alpha:
==> flow/design.v (excerpt) <==
module top_button_handler(
    input wire clk,
    input wire rst,
    input wire [3:0] btn,                
    input wire [3:0] sw_p,               
    input wire sw_au,                    
    input wire update_money,
    output reg [3:0] seg_0_data,         
    output reg [3:0] seg_1_data,         
    output reg [3:0] seg_2_data,         
    output reg [3:0] seg_3_data,          
    output wire rs, rw, en,
    output reg [3:0] led,
    output wire [7:0] data
);
clock: 15.2 ns
lec_check: 0
abc_area: 1
cap_margin: 20
core_margin: 2
core_utilization: 70
cts_cluster_diameter: 30
setup_slack_margin: 4.02
slew_margin: 20
run.sh (not shown) runs the stock make flow with config.mk's settings and CLKGATE_MAP_FILE=.
alpha did not make it past global routing (5_1_grt), where a tool error ended it.
Edits applied to the flow inputs when going from alpha to beta:
Settings: removing ABC_AREA (formerly 1); changing SETUP_SLACK_MARGIN from 4.02 to 5.0; removing CTS_CLUSTER_DIAMETER (formerly 30); changing CORE_UTILIZATION from 70 to 40; changing the clock period (ns, I/O delays scaled along) from 15.2 to 21.0.
==> comparison <==
global routing (5_1_grt): alpha exited with error. beta reached the final stage; the timing, DRC and antenna checks on its layout passed. For alpha, the largest combinational cell category by area was simple AND/OR/NAND/NOR gates, unlike beta, where it was AND-OR/OR-AND gates. As of beta, cell resize tally after clock tree synthesis had fallen by more than 10% compared to alpha. Standard cell core area on beta is behind alpha. Synthesized area essentially unchanged between alpha and beta.
[inputs] gamma vs beta
Settings: setting PLACE_DENSITY_LB_ADDON to 0.14 for the first time; setting HOLD_SLACK_MARGIN to -0.09 for the first time; setting CTS_CLUSTER_DIAMETER to 109 for the first time; removing SETUP_SLACK_MARGIN (formerly 5.0); changing CORE_MARGIN from 2 to 10; changing the clock period (ns, I/O delays scaled along) from 21.0 to 25.5.
--- outcome ---
- Via count of the first global-routing pass of gamma falls short of that of beta by a few percent.
- Delta (gamma minus beta): clock buffer instance count of the final layout rose 12.
Edits applied to the flow inputs when going from gamma to delta:
Settings: swapping 10 for 2 in CORE_MARGIN; clearing PLACE_DENSITY_LB_ADDON, which used to be 0.14; clearing HOLD_SLACK_MARGIN, which used to be -0.09; swapping 109 for 267 in CTS_CLUSTER_DIAMETER; swapping 40 for 65 in CORE_UTILIZATION; swapping 25.5 for 15.0 in the clock period (ns, I/O delays scaled along).
## What came out
In delta the implementation ran to completion but is not tape-out ready, as the final checks report setup timing.
~same hold slack in delta and gamma
In the flow results for delta and gamma, the data arrival time at the worst-slack endpoint is smaller on delta.
Number of inserted filler cells in the final layout (delta / gamma): 0.39
Comparing delta against gamma, there is no change at all in area fraction in compound gates.
Global routing usage on met2 (delta over gamma): increase, 28 points
Met1 layer wirelength in the final routing, delta and gamma: lower on delta
In delta, the post-route non-filler standard cell count came out 224 above the value in gamma.

---

Starting RTL as in the previous note.
==> flow/design.v (excerpt) <==
module top_button_handler(
    input wire clk,
    input wire rst,
    input wire [3:0] btn,                
    input wire [3:0] sw_p,               
    input wire sw_au,                    
    input wire update_money,
    output reg [3:0] seg_0_data,         
    output reg [3:0] seg_1_data,         
    output reg [3:0] seg_2_data,         
    output reg [3:0] seg_3_data,          
    output wire rs, rw, en,
    output reg [3:0] led,
    output wire [7:0] data
);
export LEC_CHECK = 0
export ABC_AREA = 1
export CAP_MARGIN = 15
export CORE_MARGIN = 2
export CORE_UTILIZATION = 72
export CTS_CLUSTER_DIAMETER = 98
export CTS_CLUSTER_SIZE = 19
export SLEW_MARGIN = 40
create_clock -name core_clock -period 17.0 [get_ports {clk}]
Edit:
- CAP_MARGIN: 15 -> 20
- CORE_UTILIZATION: 72 -> 70
- CTS_CLUSTER_DIAMETER: 98 -> 379
- CTS_CLUSTER_SIZE: 19 -> 21
- SLEW_MARGIN: 40 -> 20
- clock period: 17.0 -> 15.3 ns (I/O delays scaled with it)
Now the flow completed and failed the layout checks on max-capacitance violations, max-slew violations, negative setup slack.
Critical path depth came out lower by 6.
Register-to-register slack gets worse by 7.3 ns.
Worst setup slack gets worse by 7.3 ns.
Clock skew came out lower by 0.014 ns.
Final area came out higher by 8.7%.
Wire length came out higher by 37%.
Cell count came out higher by 4.9%.
Edit:
- CTS_CLUSTER_DIAMETER: 379 -> default
- CTS_CLUSTER_SIZE: 21 -> default
- SETUP_SLACK_MARGIN: default -> 4.11
- clock period: 15.3 -> 22.3 ns (I/O delays scaled with it)
The new run produced a clean layout.
Critical path depth increases by 8.
Setup slack is better by 12 ns.
Die area stays the same.
Non-clock buffer count decreases by 541.
Edit:
- ABC_AREA: 1 -> default
- CORE_UTILIZATION: 70 -> 40
- SETUP_SLACK_MARGIN: 4.11 -> default
- clock period: 22.3 -> 22.0 ns (I/O delays scaled with it)
After rerunning:
- wire length grows by about 8%
- final area grows by about 1.1%
- non-clock buffer count came out higher by 54
- worst setup slack gets worse by 3.9 ns

---

top_button_handler again, from the RTL that the note above started with.
Settings: LEC_CHECK=0, CAP_MARGIN=20, CORE_MARGIN=2, CORE_UTILIZATION=40, GPL_ROUTABILITY_DRIVEN=0, SETUP_SLACK_MARGIN=-1.78, SLEW_MARGIN=15; clock period 22.0 ns.
Next try:
Settings changed: CORE_UTILIZATION 40 to 22, GPL_ROUTABILITY_DRIVEN 0 to unset, SETUP_SLACK_MARGIN -1.78 to unset, SLEW_MARGIN 15 to 20.
Clock period 22.0 ns to 21.0 ns, I/O delays scaled along.
The new run ran to the end with no violations.
Worst setup slack improved by 0.81 ns.
Wire length goes up by 2.1%.
Cell area goes up by 4.2%.
Clock-buffer cell count goes down by 3.
Final cell count goes up by 18%.
Next try:
Settings changed: ABC_AREA set to 1, CAP_MARGIN 20 to 15, CORE_UTILIZATION 22 to 72, CTS_CLUSTER_DIAMETER set to 263.
Clock period 21.0 ns to 17.0 ns, I/O delays scaled along.
Effect:
- With this change the flow finished but failed the layout checks on negative setup slack
- die size is lower by 69%
- wire length is higher by 7.2%
- global-route usage is higher by 25 points
Next try:
Settings changed: ABC_AREA 1 to unset, CAP_MARGIN 15 to 20, CORE_UTILIZATION 72 to 40, CTS_CLUSTER_DIAMETER 263 to unset.
Clock period 17.0 ns to 21.0 ns, I/O delays scaled along.
Effect: With this change the flow went through all stages and came out clean. Fmax drops by 11%. Sequential share of layout area climbs by 1.5 points. Via count drops by 12%. Die area climbs by 78%. Routed wire length drops by 8.1%. Utilization drops by 41 points. First-iteration DRC count drops by 33%. Clock-buffer cell count does not change. Cell area drops by 5.5%. Sequential cell count stays the same.

---

## run 1
top_button_handler again, from the RTL that the note above started with.
export LEC_CHECK = 0
export ABC_AREA = 1
export CAP_MARGIN = 40
export CELL_PAD_IN_SITES_DETAIL_PLACEMENT = 2
export CORE_MARGIN = 2
export CORE_UTILIZATION = 28
export CTS_CLUSTER_DIAMETER = 299
export GPL_ROUTABILITY_DRIVEN = 0
export GPL_TIMING_DRIVEN = 0
export MAX_ROUTING_LAYER = met5
export PLACE_DENSITY_LB_ADDON = 0.07
export SETUP_SLACK_MARGIN = 3.39
export SLEW_MARGIN = 20
export TNS_END_PERCENT = 65
create_clock -name core_clock -period 37.0 [get_ports {clk}]
> inputs changed (run 1 -> run 2)
- MAX_ROUTING_LAYER: met5 -> unset
- PLACE_DENSITY_LB_ADDON: 0.07 -> unset
- GPL_ROUTABILITY_DRIVEN: 0 -> unset
- CTS_CLUSTER_DIAMETER: 299 -> unset
- ABC_AREA: 1 -> unset
- CAP_MARGIN: 40 -> 20
- CORE_UTILIZATION: 28 -> 65
- SETUP_SLACK_MARGIN: 3.39 -> unset
- CELL_PAD_IN_SITES_DETAIL_PLACEMENT: 2 -> unset
- GPL_TIMING_DRIVEN: 0 -> unset
- TNS_END_PERCENT: 65 -> unset
- the clock period (ns, I/O delays scaled along): 37.0 -> 14.5
==> comparison <==
The global-route usage of run 2 is higher than that of run 1. Diff run 1 -> run 2 | cell count | down by more than 10%. NOTE: count of vias placed by the detailed router in run 2 exceeds that of run 1. Higher post-synthesis xor/xnor area fraction among run 1 and run 2: run 2. From run 1 to run 2 the numbers moved as follows: multiplexer share of the synthesized area has increased, post-detailed-route wirelength per cell shows a reduction of 2.7%, floorplan die area decreased 56%, layout buffering overhead excluding clock cells moved up. Synthesized area of run 2 is on par with run 1. Ran to the end and failed final checks on setup timing: run 2.
Setup changes, run 2 to run 3
- an added ABC_AREA of 1
- a change of CORE_UTILIZATION from 65 to 68
- an added CTS_CLUSTER_SIZE of 96
- a change of the clock period (ns, I/O delays scaled along) from 14.5 to 11.6
### Flow results
- Seen in the log of run 3: ODB-0269 during global routing, after which the run never completed.
- From run 2 to run 3 the numbers moved as follows: area figure in the yosys stat output closely matched the old numbers; standard cell area after detailed placement decreased by about 2.2% relative to the old numbers.
- From run 2 to run 3 the numbers moved as follows: synthesized cell count has increased, simple-gate portion of the synthesized area saw an increase, core outline area -4.3%.
Input changes introduced in run 4 (baseline for comparison: run 3):
- CORE_UTILIZATION changed from 68 to 70
- CTS_CLUSTER_DIAMETER newly set to 379
- CTS_CLUSTER_SIZE changed from 96 to 90
- the clock period (ns, I/O delays scaled along) changed from 11.6 to 15.3
- Per the comparison of run 4 with run 3, cell row count fell by 1; half-perimeter wire length after detailed placement fell by 5.1%; height of the die fell by about 1.4%.
- Relative to run 3, the total placed cells including tap cells measured on run 4 has decreased by a few percent.
- Comparing run 4 and run 3, the lower die area was measured on run 4.
- As the logs show, run 4 stopped at global routing after a tool error, so it never reached the end of the flow.
- Run 4 ends up with a pre-CTS setup slack that is 3.48 ns higher than in run 3.
- Core region area down 1500 um2 in run 4 wrt run 3
- Compared with run 3, run 4 shows a instance area after placement that is 870 um2 lower.
- The chip area from the yosys synthesis statistics was comparable across run 4 and run 3.
